Setup of v14:
==> flow/design.v <==
module non_restoring_divider #(
    parameter DATA_WIDTH = 32
) (
    input  logic                    clk_i,
    input  logic                    clk_en_i,
    input  logic                    rst_n_i,
    input  logic [DATA_WIDTH - 1:0] dividend_i,
    input  logic [DATA_WIDTH - 1:0] divisor_i,
    input  logic                    data_valid_i,
    output logic [DATA_WIDTH - 1:0] quotient_o,
    output logic [DATA_WIDTH - 1:0] remainder_o,
    output logic                    divide_by_zero_o,
    output logic                    data_valid_o,
    output logic                    idle_o
);
    localparam COUNTER_WIDTH = $clog2(DATA_WIDTH);
    typedef enum logic [1:0] {IDLE, DIVIDE, RESTORE} fsm_state_t;
    typedef struct packed {
        logic                    rem_sign;
        logic [DATA_WIDTH - 1:0] remainder;
        logic [DATA_WIDTH - 1:0] quotient;
    } result_t;
    fsm_state_t state_CRT, state_NXT;
        always_ff @(posedge clk_i) begin : state_register
            if (!rst_n_i) begin
                state_CRT <= IDLE;
            end else if (clk_en_i) begin
                state_CRT <= state_NXT;
            end
        end : state_register
    result_t partial_CRT, partial_NXT;
    logic [DATA_WIDTH - 1:0] divisor_CRT, divisor_NXT;
        always_ff @(posedge clk_i) begin : datapath_register
            if (clk_en_i) begin
                partial_CRT <= partial_NXT;
                divisor_CRT <= divisor_NXT;
            end
        end : datapath_register
    logic [COUNTER_WIDTH - 1:0] iter_count_CRT, iter_count_NXT;
        always_ff @(posedge clk_i) begin : counter 
            if (clk_en_i) begin
                iter_count_CRT <= iter_count_NXT;
            end
        end : counter 
    logic divide_by_zero_CRT, divide_by_zero_NXT;
        always_ff @(posedge clk_i) begin : status_register
            if (!rst_n_i) begin
                divide_by_zero_CRT <= 1'b0;
            end else if (clk_en_i) begin
                divide_by_zero_CRT <= divide_by_zero_NXT;
            end
        end : status_register
    result_t pair_shifted;
        always_comb begin : fsm_logic 
            divide_by_zero_NXT = divide_by_zero_CRT;
            iter_count_NXT = iter_count_CRT;
            partial_NXT = partial_CRT;
            divisor_NXT = divisor_CRT;
            state_NXT = state_CRT;
            pair_shifted = 'b0;
            remainder_o = partial_CRT.remainder;
            data_valid_o = 1'b0;
            idle_o = 1'b0;
            case (state_CRT) 
                IDLE: begin 
                    if (data_valid_i) begin
                        state_NXT = DIVIDE;
                    end
                    divide_by_zero_NXT = (divisor_i == '0);
                    partial_NXT.rem_sign = 1'b0;
                    partial_NXT.quotient = dividend_i;
                    partial_NXT.remainder = '0;
                    divisor_NXT = divisor_i;
                    iter_count_NXT = '0;
                    idle_o = 1'b1;
                end
                DIVIDE: begin
                    state_NXT = (iter_count_CRT == (DATA_WIDTH - 1)) ? RESTORE : state_CRT;
                    iter_count_NXT = iter_count_CRT + 1;
                    pair_shifted = partial_CRT << 1; 
                    if (partial_CRT.rem_sign) begin
                        {partial_NXT.rem_sign, partial_NXT.remainder} = {pair_shifted.rem_sign, pair_shifted.remainder} + divisor_CRT;
                    end else begin
                        {partial_NXT.rem_sign, partial_NXT.remainder} = {pair_shifted.rem_sign, pair_shifted.remainder} - divisor_CRT;
                    end
                    partial_NXT.quotient = {pair_shifted.quotient[DATA_WIDTH - 1:1], !partial_NXT.rem_sign};
                end
                RESTORE: begin
                    state_NXT = IDLE;
                    data_valid_o = 1'b1;
                    idle_o = 1'b0;
                    if (partial_CRT.rem_sign) begin
                        {partial_NXT.rem_sign, partial_NXT.remainder} = {partial_CRT.rem_sign, partial_CRT.remainder} + divisor_CRT;
                    end
                    remainder_o = partial_NXT.remainder;
                end
            endcase
        end : fsm_logic
    assign quotient_o = partial_CRT.quotient;
    assign divide_by_zero_o = divide_by_zero_CRT;
endmodule
make LEC_CHECK=0 ABC_AREA=1 CAP_MARGIN=20 CORE_MARGIN=2 CORE_UTILIZATION=68 CTS_CLUSTER_DIAMETER=247 CTS_CLUSTER_SIZE=22 SETUP_SLACK_MARGIN=0.85 SLEW_MARGIN=20 finish   # period 2.99 ns
run.sh (not shown) runs the stock make flow with config.mk's settings and CLKGATE_MAP_FILE=.
Flow for v14 halted at clock tree synthesis, error code DPL-0038.
Input changes introduced in v26 (baseline for comparison: v14):
--- a/flow/config.mk
+++ b/flow/config.mk
@@ -8 +7,0 @@
-export ABC_AREA = 1
@@ -11,4 +10 @@
-export CORE_UTILIZATION = 68
-export CTS_CLUSTER_DIAMETER = 247
-export CTS_CLUSTER_SIZE = 22
-export SETUP_SLACK_MARGIN = 0.85
+export CORE_UTILIZATION = 40
==> flow/constraint.sdc <==
create_clock -name core_clock -period 5.24 [get_ports {clk_i}]
set_input_delay 1.0480 -clock core_clock [delete_from_list [all_inputs] [get_ports {clk_i}]]
set_output_delay 1.0480 -clock core_clock [all_outputs]
set_load 0.01 [all_outputs]
==> results <==
Both conditions hold for v26: the flow ran to the end and the final layout passed the timing, design-rule and antenna checks.
v14 vs v26, dominant non-sequential cell family after synthesis: simple AND/OR/NAND/NOR gates vs AND-OR/OR-AND gates
Diff v14 and v26: fraction of the mapped netlist area in simple logic gates higher in v14
NOTE die outline height v14->v26 increased by more than 10%
Per the comparison of v26 with v14, total cells reported by yosys after synthesis fell by 44%; XOR/XNOR share of the synthesized area higher; synthesized area has decreased.
The inputs of v20 differ from those of v26 as listed below.
--- a/flow/config.mk
+++ b/flow/config.mk
@@ -10 +10 @@
-export CORE_UTILIZATION = 40
+export CORE_UTILIZATION = 52
==> flow/constraint.sdc <==
create_clock -name core_clock -period 4.58 [get_ports {clk_i}]
set_input_delay 0.9160 -clock core_clock [delete_from_list [all_inputs] [get_ports {clk_i}]]
set_output_delay 0.9160 -clock core_clock [all_outputs]
set_load 0.01 [all_outputs]
Notes after the runs:
Compared to v26, v20 has worst-case headroom to the max-slew limit 13 points higher.
v20 ended with less wire length than v26.
Compared with v26, v20 shows power share of the clock group lower by 1.2 points.
Relative to v26, power increased by 450 µW in v20.
When v20 is measured against v26, its wire length of the first global-routing pass turns out 750 µm lower.
Comparing v26 and v20, the lower depth of the worst register-to-register path is on v26.
For v26, the critical path endpoint was remainder_o[30], unlike v20, where it was remainder_o[25].
v20 vs v26: all-layer global routing usage up
Against v26, v20 comes in 0.20 ns lower on slew at the pin closest to its max-slew limit.
Input-level comparison between v36 and v20:
--- a/flow/config.mk
+++ b/flow/config.mk
@@ -10 +10,2 @@
-export CORE_UTILIZATION = 52
+export CORE_UTILIZATION = 62
+export SETUP_SLACK_MARGIN = 1.3
@@ -11,0 +13 @@
+export TNS_END_PERCENT = 10
Results
Looking at final critical-path required period, v36 sits 0.20 ns below v20. Synthesized cell count: v36 vs v20, no meaningful difference. Delta (v36 minus v20): worst-case hold slack decreased 0.0095 ns; largest clock skew in the final design went up by 0.010 ns; arrival time reported for the critical path endpoint now larger. v36: number of cell instances on the worst register-to-register path 2 below v20.
## Diff of input files: v40 against v36
--- a/flow/config.mk
+++ b/flow/config.mk
@@ -10,2 +10 @@
-export CORE_UTILIZATION = 62
-export SETUP_SLACK_MARGIN = 1.3
+export CORE_UTILIZATION = 58
@@ -13 +11,0 @@
-export TNS_END_PERCENT = 10
==> flow/constraint.sdc <==
create_clock -name core_clock -period 4.19 [get_ports {clk_i}]
set_input_delay 0.8380 -clock core_clock [delete_from_list [all_inputs] [get_ports {clk_i}]]
set_output_delay 0.8380 -clock core_clock [all_outputs]
set_load 0.01 [all_outputs]
Results
Relative to v36, the sequential share of layout area of v40 is lower by 0.77 points.
Relative to v36, total met2 wirelength after detailed routing has gone up in v40.
Average vias per placed instance across v40 and v36: no real change.
Every stage of the flow completed for v36, and the final layout passed the timing, design-rule and antenna checks.
Layout checks on v40: not met. Flow itself completed; violations: setup timing.
Diff v36 -> v40 | combinational share of power | increase of 2.2 points
When v40 is set beside v36, its area growth from synthesis to final layout turns out to be 3.7 points larger.
Largest fanout on the critical path was lower in the run labelled v36.
Against v36, v40 reports a depth of the worst register-to-register path that is lower.
#### Input delta (v27 over v40)
--- a/flow/config.mk
+++ b/flow/config.mk
@@ -10 +10,4 @@
-export CORE_UTILIZATION = 58
+export CORE_UTILIZATION = 70
+export CTS_CLUSTER_DIAMETER = 361
+export CTS_CLUSTER_SIZE = 36
+export HOLD_SLACK_MARGIN = -0.04
On worst slack at placement: between v27 and v40, it ends up higher for v40.
As the logs show, v27 stopped at global routing after a tool error, so it never reached the end of the flow.
The post-placement cell area of v27 is lower than that of v40.
Core area is lower on v27
In the reports for v27 and v40, the smaller weighted congestion at the end of routability-driven global placement belongs to v40.
Area of the synthesized netlist per yosys stat: v27 vs v40, no meaningful difference
The area of the die in v27 sits 17% below the value recorded for v40.
Side by side, number of gates resized after CTS turned out higher in v27 than in v40.


Starts from the design.v that is shown in full above.
clock: 4.5 ns
lec_check: 0
abc_area: 1
cap_margin: 20
core_aspect_ratio: 0.5
core_margin: 2
core_utilization: 72
cts_cluster_diameter: 280
cts_cluster_size: 97
setup_slack_margin: 0.99
slew_margin: 20
tns_end_percent: 10
The starting point stopped in global routing (5_1_grt) with ODB-0269.
Rerun with:
Settings changed: ABC_AREA 1 to not set, CORE_UTILIZATION 72 to 40, CTS_CLUSTER_DIAMETER 280 to 275, SETUP_SLACK_MARGIN 0.99 to not set, TNS_END_PERCENT 10 to 15.
Clock period 4.5 ns to 6.0 ns, I/O delays scaled along.
Result: The changed run finished clean. Die size rose by 45%. Synthesized area fell by 19%. Synthesized cell count fell by 44%.
Rerun with:
Settings changed: CORE_UTILIZATION 40 to 58, CTS_CLUSTER_SIZE 97 to 98, SETUP_SLACK_MARGIN set to -0.27.
Result:
- power rises by 0.74%
- utilization increases by 22 points
- clock-buffer cell count stays the same
- fmax climbs by 1.0%
- sequential share of layout area increases by 0.33 points
- clock power grows by about 3%
- die area goes down by 30%
- synthesized cell count does not change
- worst setup slack is better by 0.053 ns
- via count increases by 0.51%
- final cell count falls by 7.7%
Rerun with:
Settings changed: CORE_ASPECT_RATIO 0.5 to not set, CTS_CLUSTER_DIAMETER 275 to not set, CTS_CLUSTER_SIZE 98 to not set, SETUP_SLACK_MARGIN -0.27 to not set, TNS_END_PERCENT 15 to not set.
Clock period 6.0 ns to 3.69 ns, I/O delays scaled along.
What happened: The new run ran to the end with violations: setup timing. Sequential share of layout area came out lower by 7.1 points. Clock-buffer cell count rose by 1. Setup slack degrades by 1.7 ns. Register-to-register slack is worse by 2.2 ns. Design area came out higher by 30%. Sequential power grows by 62%. Total power came out higher by 120%. Wire length came out higher by 74%.


RTL: the design.v shown in full above, as it stands there.
export LEC_CHECK = 0
export CAP_MARGIN = 20
export CORE_MARGIN = 2
export CORE_UTILIZATION = 68
export CTS_CLUSTER_DIAMETER = 28
export CTS_CLUSTER_SIZE = 36
export HOLD_SLACK_MARGIN = -0.04
export MAX_ROUTING_LAYER = met4
export SLEW_MARGIN = 20
export TNS_END_PERCENT = 55
create_clock -name core_clock -period 4.19 [get_ports {clk_i}]
The first run produced a layout that fails on negative setup slack.
Then changed:
==> flow/config.mk (replaced) <==
export PLATFORM = sky130hd
export DESIGN_NAME = non_restoring_divider
export DESIGN_NICKNAME = non_restoring_divider
export VERILOG_FILES = /design/flow/design.v
export SDC_FILE = /design/flow/constraint.sdc
export NUM_CORES = 4
export LEC_CHECK = 0
export CAP_MARGIN = 20
export CELL_PAD_IN_SITES_DETAIL_PLACEMENT = 2
export CORE_MARGIN = 2
export CORE_UTILIZATION = 64
export SLEW_MARGIN = 20
==> flow/constraint.sdc (replaced) <==
create_clock -name core_clock -period 6.0 [get_ports {clk_i}]
set_input_delay 1.2000 -clock core_clock [delete_from_list [all_inputs] [get_ports {clk_i}]]
set_output_delay 1.2000 -clock core_clock [all_outputs]
set_load 0.01 [all_outputs]
What happened:
- With this change the flow aborted during detailed placement with DPL-0033
- area after synthesis stays the same
- die area goes up by about 6%
- synthesized cell count does not change


== wip/xenon ==
Starts from the design.v that is shown in full above.
clock: 3.87 ns
lec_check: 0
abc_area: 1
cap_margin: 20
core_margin: 2
core_utilization: 72
cts_cluster_diameter: 234
cts_cluster_size: 10
place_density: 0.4
slew_margin: 20
wip/xenon ran in full, but the layout does not pass; the checks complain about setup timing.
[inputs] wip/lagoon vs wip/xenon
Settings: a deleted PLACE_DENSITY that had been 0.4; a change of CORE_UTILIZATION from 72 to 40; a deleted CTS_CLUSTER_DIAMETER that had been 234; a deleted ABC_AREA that had been 1; a deleted CTS_CLUSTER_SIZE that had been 10; a change of the clock period (ns, I/O delays scaled along) from 3.87 to 6.0.
### Flow results
Both conditions hold for wip/lagoon: the flow ran to the end and the final layout passed the timing, design-rule and antenna checks.
Higher count of plain and timing-repair buffers goes to wip/xenon over wip/lagoon.
Between wip/xenon and wip/lagoon, the fraction of the cycle the final worst path needs is higher for wip/xenon.
Of wip/xenon and wip/lagoon, the lower overall power after layout belongs to wip/lagoon.
The slowest cell on the critical path comes out sky130_fd_sc_hd__edfxtp_1 in one run and sky130_fd_sc_hd__clkdlybuf4s50_1 in the other, namely in wip/xenon and wip/lagoon respectively.
In wip/lagoon, routed wire length per instance is lower than in wip/xenon.
Inputs modified between wip/lagoon and wip/willow:
Settings: CORE_UTILIZATION changed from 40 to 38; CTS_CLUSTER_SIZE newly set to 60; HOLD_SLACK_MARGIN newly set to 0.25; CELL_PAD_IN_SITES_DETAIL_PLACEMENT newly set to 1; CAP_MARGIN changed from 20 to 30.
Results
- As far as count of hold-fix buffers inserted at cts goes, wip/willow and wip/lagoon are indistinguishable; the numbers are identical.
- | portion of the layout cell area used by clock cells | wip/lagoon vs wip/willow | ≈ equal |
- Net count of the finished layout across wip/lagoon and wip/willow: no real change.
- wip/willow -> wip/lagoon: sequential power flat
- Vertical extent of the die, wip/lagoon and wip/willow: larger value in wip/willow
- Looking at power share of the sequential group, wip/willow sits 0.5 points lower than wip/lagoon does.
- Status: final-layout non-clock buffer area share parity (wip/willow, wip/lagoon)
- On worst supply voltage drop on vdd, wip/lagoon beats wip/willow.
- Looking at total power across wip/lagoon and wip/willow, the one that comes out higher is wip/willow.
- Number of filler cells placed in the layout ends up higher on wip/willow.
> inputs changed (wip/willow -> wip/harbor)
Settings: putting TNS_END_PERCENT at 35 where nothing was set; swapping 60 for 20 in CTS_CLUSTER_SIZE; putting SETUP_SLACK_MARGIN at -0.47 where nothing was set; clearing HOLD_SLACK_MARGIN, which used to be 0.25; swapping 6.0 for 8.02 in the clock period (ns, I/O delays scaled along).
[summary]
Diff wip/willow..wip/harbor | core utilization of the finished layout | negligible. There was hardly any difference in leakage power between wip/willow and wip/harbor. From wip/harbor to wip/willow, critical path buffer and inverter count did not move at all. Diff wip/harbor and wip/willow: initial antenna violation count higher in wip/harbor. Relative contribution of the clock network to total power ended up 0.8 points lower on wip/harbor than on wip/willow. Comparing wire length for wip/harbor and wip/willow, the bigger number came from wip/harbor. Of wip/harbor and wip/willow, wip/harbor shows the higher total global-route track usage, with wip/willow below it. Higher transition time at the pin with the least slew margin was reported by wip/willow, not wip/harbor.


Starts from the design.v that is shown in full above.
export LEC_CHECK = 0
export CAP_MARGIN = 0
export CELL_PAD_IN_SITES_DETAIL_PLACEMENT = 2
export CELL_PAD_IN_SITES_GLOBAL_PLACEMENT = 0
export CORE_ASPECT_RATIO = 1.06
export CORE_MARGIN = 10
export CORE_UTILIZATION = 36
export CTS_CLUSTER_DIAMETER = 239
export GPL_TIMING_DRIVEN = 0
export SLEW_MARGIN = 5
export TNS_END_PERCENT = 10
create_clock -name core_clock -period 8.88 [get_ports {clk_i}]
Then changed:
==> flow/config.mk (replaced) <==
export PLATFORM = sky130hd
export DESIGN_NAME = non_restoring_divider
export DESIGN_NICKNAME = non_restoring_divider
export VERILOG_FILES = /design/flow/design.v
export SDC_FILE = /design/flow/constraint.sdc
export NUM_CORES = 4
export LEC_CHECK = 0
export ABC_AREA = 1
export CAP_MARGIN = 5
export CELL_PAD_IN_SITES_DETAIL_PLACEMENT = 0
export CELL_PAD_IN_SITES_GLOBAL_PLACEMENT = 0
export CORE_ASPECT_RATIO = 1.06
export CORE_MARGIN = 10
export CORE_UTILIZATION = 36
export CTS_CLUSTER_DIAMETER = 320
export GPL_TIMING_DRIVEN = 1
export HOLD_SLACK_MARGIN = 0.09
export MIN_ROUTING_LAYER = met2
export PLACE_DENSITY_LB_ADDON = 0.17
export SLEW_MARGIN = 30
export TNS_END_PERCENT = 5
After rerunning: Via count went up by about 80%; design area went up by 17%; first-iteration DRC count went up to 6.0 times its value; total power went up by about 4%; clock skew went down by 0.0080 ns.
Then changed:
==> flow/config.mk (replaced) <==
export PLATFORM = sky130hd
export DESIGN_NAME = non_restoring_divider
export DESIGN_NICKNAME = non_restoring_divider
export VERILOG_FILES = /design/flow/design.v
export SDC_FILE = /design/flow/constraint.sdc
export NUM_CORES = 4
export LEC_CHECK = 0
export ABC_AREA = 1
export CAP_MARGIN = 25
export CELL_PAD_IN_SITES_DETAIL_PLACEMENT = 0
export CELL_PAD_IN_SITES_GLOBAL_PLACEMENT = 0
export CORE_MARGIN = 2
export CORE_UTILIZATION = 72
export GPL_TIMING_DRIVEN = 1
export SLEW_MARGIN = 25
export TNS_END_PERCENT = 10
==> flow/constraint.sdc (replaced) <==
create_clock -name core_clock -period 4.42 [get_ports {clk_i}]
set_input_delay 0.8840 -clock core_clock [delete_from_list [all_inputs] [get_ports {clk_i}]]
set_output_delay 0.8840 -clock core_clock [all_outputs]
set_load 0.01 [all_outputs]
After rerunning:
- first-iteration DRC count goes down by 24%
- synthesized area stays the same
- cell area goes down by 1.8%
- utilization goes up by 42 points
- clock power goes up by 86%
- power goes up by 95%
- non-clock buffer count stays the same
- final cell count goes down by 9.8%
Power is estimated from default activity; no workload was simulated.
